Design caesar_cipher, start of the top module:
module caesar_cipher (
   input            clk
  ,input            rst_n
  ,input            ptxt_valid  
  ,input            mode  
  ,input            key_shift_dir_1  
  ,input            key_shift_dir_3  
  ,input      [4:0] key_shift_num_1  
  ,input      [4:0] key_shift_num_3  
  ,input      [7:0] ptxt_char
  ,output reg [7:0] ctxt_char
  ,output reg       err_invalid_key_shift_num
  ,output reg       err_invalid_ptxt_char
  ,output reg       ctx_ready
);
Size in the first run: about 2500 cells after synthesis, ~10 flip-flops, roughly 14000 um2 of cells after synthesis.
==> flow/config.mk <==
export PLATFORM = sky130hd
export DESIGN_NAME = caesar_cipher
export DESIGN_NICKNAME = caesar_cipher
export VERILOG_FILES = /design/flow/design.v
export SDC_FILE = /design/flow/constraint.sdc
export NUM_CORES = 4
export LEC_CHECK = 0
export ABC_AREA = 1
export CAP_MARGIN = 20
export CELL_PAD_IN_SITES_GLOBAL_PLACEMENT = 3
export CORE_MARGIN = 2
export CORE_UTILIZATION = 45
export CTS_CLUSTER_DIAMETER = 295
export CTS_CLUSTER_SIZE = 100
export GPL_ROUTABILITY_DRIVEN = 0
export PLACE_DENSITY_LB_ADDON = 0.08
export SLEW_MARGIN = 20
export TNS_END_PERCENT = 10
==> flow/constraint.sdc <==
create_clock -name core_clock -period 14.0 [get_ports {clk}]
set_input_delay 2.8000 -clock core_clock [delete_from_list [all_inputs] [get_ports {clk}]]
set_output_delay 2.8000 -clock core_clock [all_outputs]
set_load 0.01 [all_outputs]
run.sh (not shown) runs the stock make flow with config.mk's settings and CLKGATE_MAP_FILE=.
The starting point failed in 3_1_place_gp_skip_io with FLW-0024.
Then changed:
- ABC_AREA: 1 -> 0
- CELL_PAD_IN_SITES_DETAIL_PLACEMENT: not set -> 1
- CELL_PAD_IN_SITES_GLOBAL_PLACEMENT: 3 -> not set
- CORE_ASPECT_RATIO: not set -> 1.15
- CORE_UTILIZATION: 45 -> 68
- CTS_CLUSTER_DIAMETER: 295 -> 46
- CTS_CLUSTER_SIZE: 100 -> 97
- GPL_ROUTABILITY_DRIVEN: 0 -> 1
- GPL_TIMING_DRIVEN: not set -> 0
- MAX_ROUTING_LAYER: not set -> met4
- MIN_ROUTING_LAYER: not set -> met2
- PLACE_DENSITY_LB_ADDON: 0.08 -> not set
- SLEW_MARGIN: 20 -> 35
- TNS_END_PERCENT: 10 -> not set
The new run failed in 3_5_place_dp.
Die size came out lower by 25%.
Synthesized area came out higher by 12%.
Synthesized cell count drops by 8.0%.

* * *

Starting RTL as in the previous note.
// caesar_cipher
module caesar_cipher (
   input            clk
  ,input            rst_n
  ,input            ptxt_valid  
  ,input            mode  
  ,input            key_shift_dir_1  
  ,input            key_shift_dir_3  
  ,input      [4:0] key_shift_num_1  
  ,input      [4:0] key_shift_num_3  
  ,input      [7:0] ptxt_char
  ,output reg [7:0] ctxt_char
  ,output reg       err_invalid_key_shift_num
  ,output reg       err_invalid_ptxt_char
  ,output reg       ctx_ready
);
clock: 23.0 ns
lec_check: 0
abc_area: 1
cap_margin: 15
cell_pad_in_sites_detail_placement: 0
cell_pad_in_sites_global_placement: 2
core_aspect_ratio: 0.5
core_margin: 5
core_utilization: 29
cts_cluster_diameter: 256
cts_cluster_size: 98
gpl_routability_driven: 0
gpl_timing_driven: 1
min_routing_layer: met1
place_density_lb_addon: 0.1
setup_slack_margin: -1.89
slew_margin: 20
tns_end_percent: 15
Then changed:
- ABC_AREA: 1 -> not set
- CELL_PAD_IN_SITES_GLOBAL_PLACEMENT: 2 -> 0
- CORE_ASPECT_RATIO: 0.5 -> not set
- CORE_MARGIN: 5 -> 2
- CORE_UTILIZATION: 29 -> 65
- CTS_CLUSTER_DIAMETER: 256 -> 51
- CTS_CLUSTER_SIZE: 98 -> not set
- GPL_ROUTABILITY_DRIVEN: 0 -> not set
- PLACE_DENSITY_LB_ADDON: 0.1 -> not set
- SETUP_SLACK_MARGIN: -1.89 -> not set
- TNS_END_PERCENT: 15 -> 65
- clock period: 23.0 -> 10.7 ns (I/O delays scaled with it)
What happened:
- The changed run finished with setup timing left
- global-route usage climbs by 27 points
- worst setup slack got worse by 9.8 ns
- core utilization rises by 55 points
- worst hold slack gets worse by 2.5 ns
- synthesized area increases by 12%
- via count climbs by 44%
- final area is higher by 37%
- wire length grows by 38%
Then changed:
- CAP_MARGIN: 15 -> 20
- CELL_PAD_IN_SITES_DETAIL_PLACEMENT: 0 -> not set
- CELL_PAD_IN_SITES_GLOBAL_PLACEMENT: 0 -> not set
- CORE_UTILIZATION: 65 -> 40
- CTS_CLUSTER_DIAMETER: 51 -> not set
- GPL_TIMING_DRIVEN: 1 -> not set
- MIN_ROUTING_LAYER: met1 -> not set
- TNS_END_PERCENT: 65 -> not set
- clock period: 10.7 -> 13.6 ns (I/O delays scaled with it)
The new run passed the timing, design-rule and antenna checks.
Wire length went down by 26%.
Global-route usage came out lower by 21 points.
Clock-buffer cell count stays the same.
Critical path depth came out lower by 4.

* * *

caesar_cipher again, from the RTL that the note above started with.
clock: 13.7 ns
lec_check: 0
cap_margin: 15
cell_pad_in_sites_detail_placement: 0
cell_pad_in_sites_global_placement: 0
core_margin: 2
core_utilization: 70
cts_cluster_diameter: 363
cts_cluster_size: 37
gpl_timing_driven: 1
min_routing_layer: met1
slew_margin: 20
tns_end_percent: 65
==> next run, changes <==
Settings changed: CORE_UTILIZATION 70 to 57, CTS_CLUSTER_DIAMETER 363 to 389, CTS_CLUSTER_SIZE 37 to not set, PLACE_DENSITY_LB_ADDON set to 0.1.
Clock period 13.7 ns to 10.7 ns, I/O delays scaled along.
The new run ran to the end with violations: setup timing.
Wire length is higher by about a fifth.
Critical path depth is higher by 2.
Worst setup slack got worse by 600 ps.
==> next run, changes <==
Settings changed: CAP_MARGIN 15 to 20, CELL_PAD_IN_SITES_DETAIL_PLACEMENT 0 to not set, CELL_PAD_IN_SITES_GLOBAL_PLACEMENT 0 to not set, CORE_UTILIZATION 57 to 9, CTS_CLUSTER_DIAMETER 389 to not set, GPL_TIMING_DRIVEN 1 to not set, MIN_ROUTING_LAYER met1 to not set, PLACE_DENSITY_LB_ADDON 0.1 to not set, TNS_END_PERCENT 65 to not set.
Clock period 10.7 ns to 15.6 ns, I/O delays scaled along.
=> With this change the flow went through all stages and came out clean; synthesized area does not change; hold slack gets better by 970 ps; setup slack is better by 860 ps; core utilization decreases by 67 points; via count drops by about 12%; clock-buffer cell count decreases by 1; routed wire length goes down by about 6.6%; critical path depth goes down by 2; global-route usage came out lower by 33 points; design area went down by 9.9%; synthesized cell count stays the same.
==> next run, changes <==
Settings changed: CORE_UTILIZATION 9 to 35.
Clock period 15.6 ns to 13.6 ns, I/O delays scaled along.
After rerunning: Global-route usage is higher by 17 points; non-clock buffer count climbs by 30; final area fell by 9.9%; critical path depth shrinks by 3.
==> next run, changes <==
Settings changed: CORE_UTILIZATION 35 to 68, HOLD_SLACK_MARGIN set to -0.07.
Clock period 13.6 ns to 10.8 ns, I/O delays scaled along.
After rerunning:
- With this change the flow stopped in global routing (5_1_grt), error GRT-0232
- area after synthesis stays the same
- die area went down by well over a third
- synthesized cell count is unchanged
==> next run, changes <==
Settings changed: CORE_UTILIZATION 68 to 70, HOLD_SLACK_MARGIN -0.07 to not set, MAX_ROUTING_LAYER set to met4.
Clock period 10.8 ns to 10.7 ns, I/O delays scaled along.
The new run never finished: it broke off in global routing (5_1_grt) (GRT-0232).
Area after synthesis does not change.
Die area drops by 2.8%.
Synthesized cell count stays the same.

* * *

## run 1
Starting RTL as in the previous note.
==> flow/config.mk <==
export PLATFORM = sky130hd
export DESIGN_NAME = caesar_cipher
export DESIGN_NICKNAME = caesar_cipher
export VERILOG_FILES = /design/flow/design.v
export SDC_FILE = /design/flow/constraint.sdc
export NUM_CORES = 4
export LEC_CHECK = 0
export ABC_AREA = 0
export CAP_MARGIN = 20
export CELL_PAD_IN_SITES_DETAIL_PLACEMENT = 0
export CORE_ASPECT_RATIO = 1.15
export CORE_MARGIN = 4
export CORE_UTILIZATION = 68
export CTS_CLUSTER_DIAMETER = 46
export CTS_CLUSTER_SIZE = 97
export GPL_ROUTABILITY_DRIVEN = 1
export GPL_TIMING_DRIVEN = 0
export MAX_ROUTING_LAYER = met4
export MIN_ROUTING_LAYER = met1
export SLEW_MARGIN = 35
==> flow/constraint.sdc <==
create_clock -name core_clock -period 14.0 [get_ports {clk}]
set_input_delay 2.8000 -clock core_clock [delete_from_list [all_inputs] [get_ports {clk}]]
set_output_delay 2.8000 -clock core_clock [all_outputs]
set_load 0.01 [all_outputs]
The following lists how run 2 was set up differently from run 1:
# run 1
export LEC_CHECK = 0
export ABC_AREA = 0
export CAP_MARGIN = 20
export CELL_PAD_IN_SITES_DETAIL_PLACEMENT = 0
export CORE_ASPECT_RATIO = 1.15
export CORE_MARGIN = 4
export CORE_UTILIZATION = 68
export CTS_CLUSTER_DIAMETER = 46
export CTS_CLUSTER_SIZE = 97
export GPL_ROUTABILITY_DRIVEN = 1
export GPL_TIMING_DRIVEN = 0
export MAX_ROUTING_LAYER = met4
export MIN_ROUTING_LAYER = met1
export SLEW_MARGIN = 35
create_clock -name core_clock -period 14.0 [get_ports {clk}]
# run 2
export LEC_CHECK = 0
export CAP_MARGIN = 20
export CORE_MARGIN = 8
export CORE_UTILIZATION = 40
export MAX_ROUTING_LAYER = met4
export PLACE_DENSITY_LB_ADDON = 0.1
export SLEW_MARGIN = 0
create_clock -name core_clock -period 14.0 [get_ports {clk}]
[summary]
Summary of run 2 over run 1: final cell count higher, final design utilization moved down, total instance count after detailed placement grew by about 7%, met3 track utilization from global routing shrank by 4.3 points. Run 1 has a lower initial antenna violation count than run 2. Maximum frequency: run 2 > run 1. Compared to run 1, run 2 has chip footprint about 80% higher.
#### Input delta (run 3 over run 2)
# run 2
export LEC_CHECK = 0
export CAP_MARGIN = 20
export CORE_MARGIN = 8
export CORE_UTILIZATION = 40
export MAX_ROUTING_LAYER = met4
export PLACE_DENSITY_LB_ADDON = 0.1
export SLEW_MARGIN = 0
create_clock -name core_clock -period 14.0 [get_ports {clk}]
# run 3
export LEC_CHECK = 0
export CAP_MARGIN = 20
export CORE_MARGIN = 2
export CORE_UTILIZATION = 23
export MIN_ROUTING_LAYER = met2
export SLEW_MARGIN = 0
create_clock -name core_clock -period 14.0 [get_ports {clk}]
Results
Per the comparison of run 3 with run 2, worst hold margin saw an increase, final critical-path required period saw an increase, worst setup slack before clock tree synthesis saw a decrease.
Comparing layout-stage area growth over the synthesis result for run 2 and run 3, the bigger number came from run 3.
Going from run 2 to run 3, final cell count rose 374; post-layout period usage of the worst path increased by 3.1 points relative to the old numbers; post-synthesis async set-or-reset flop share stayed essentially flat.
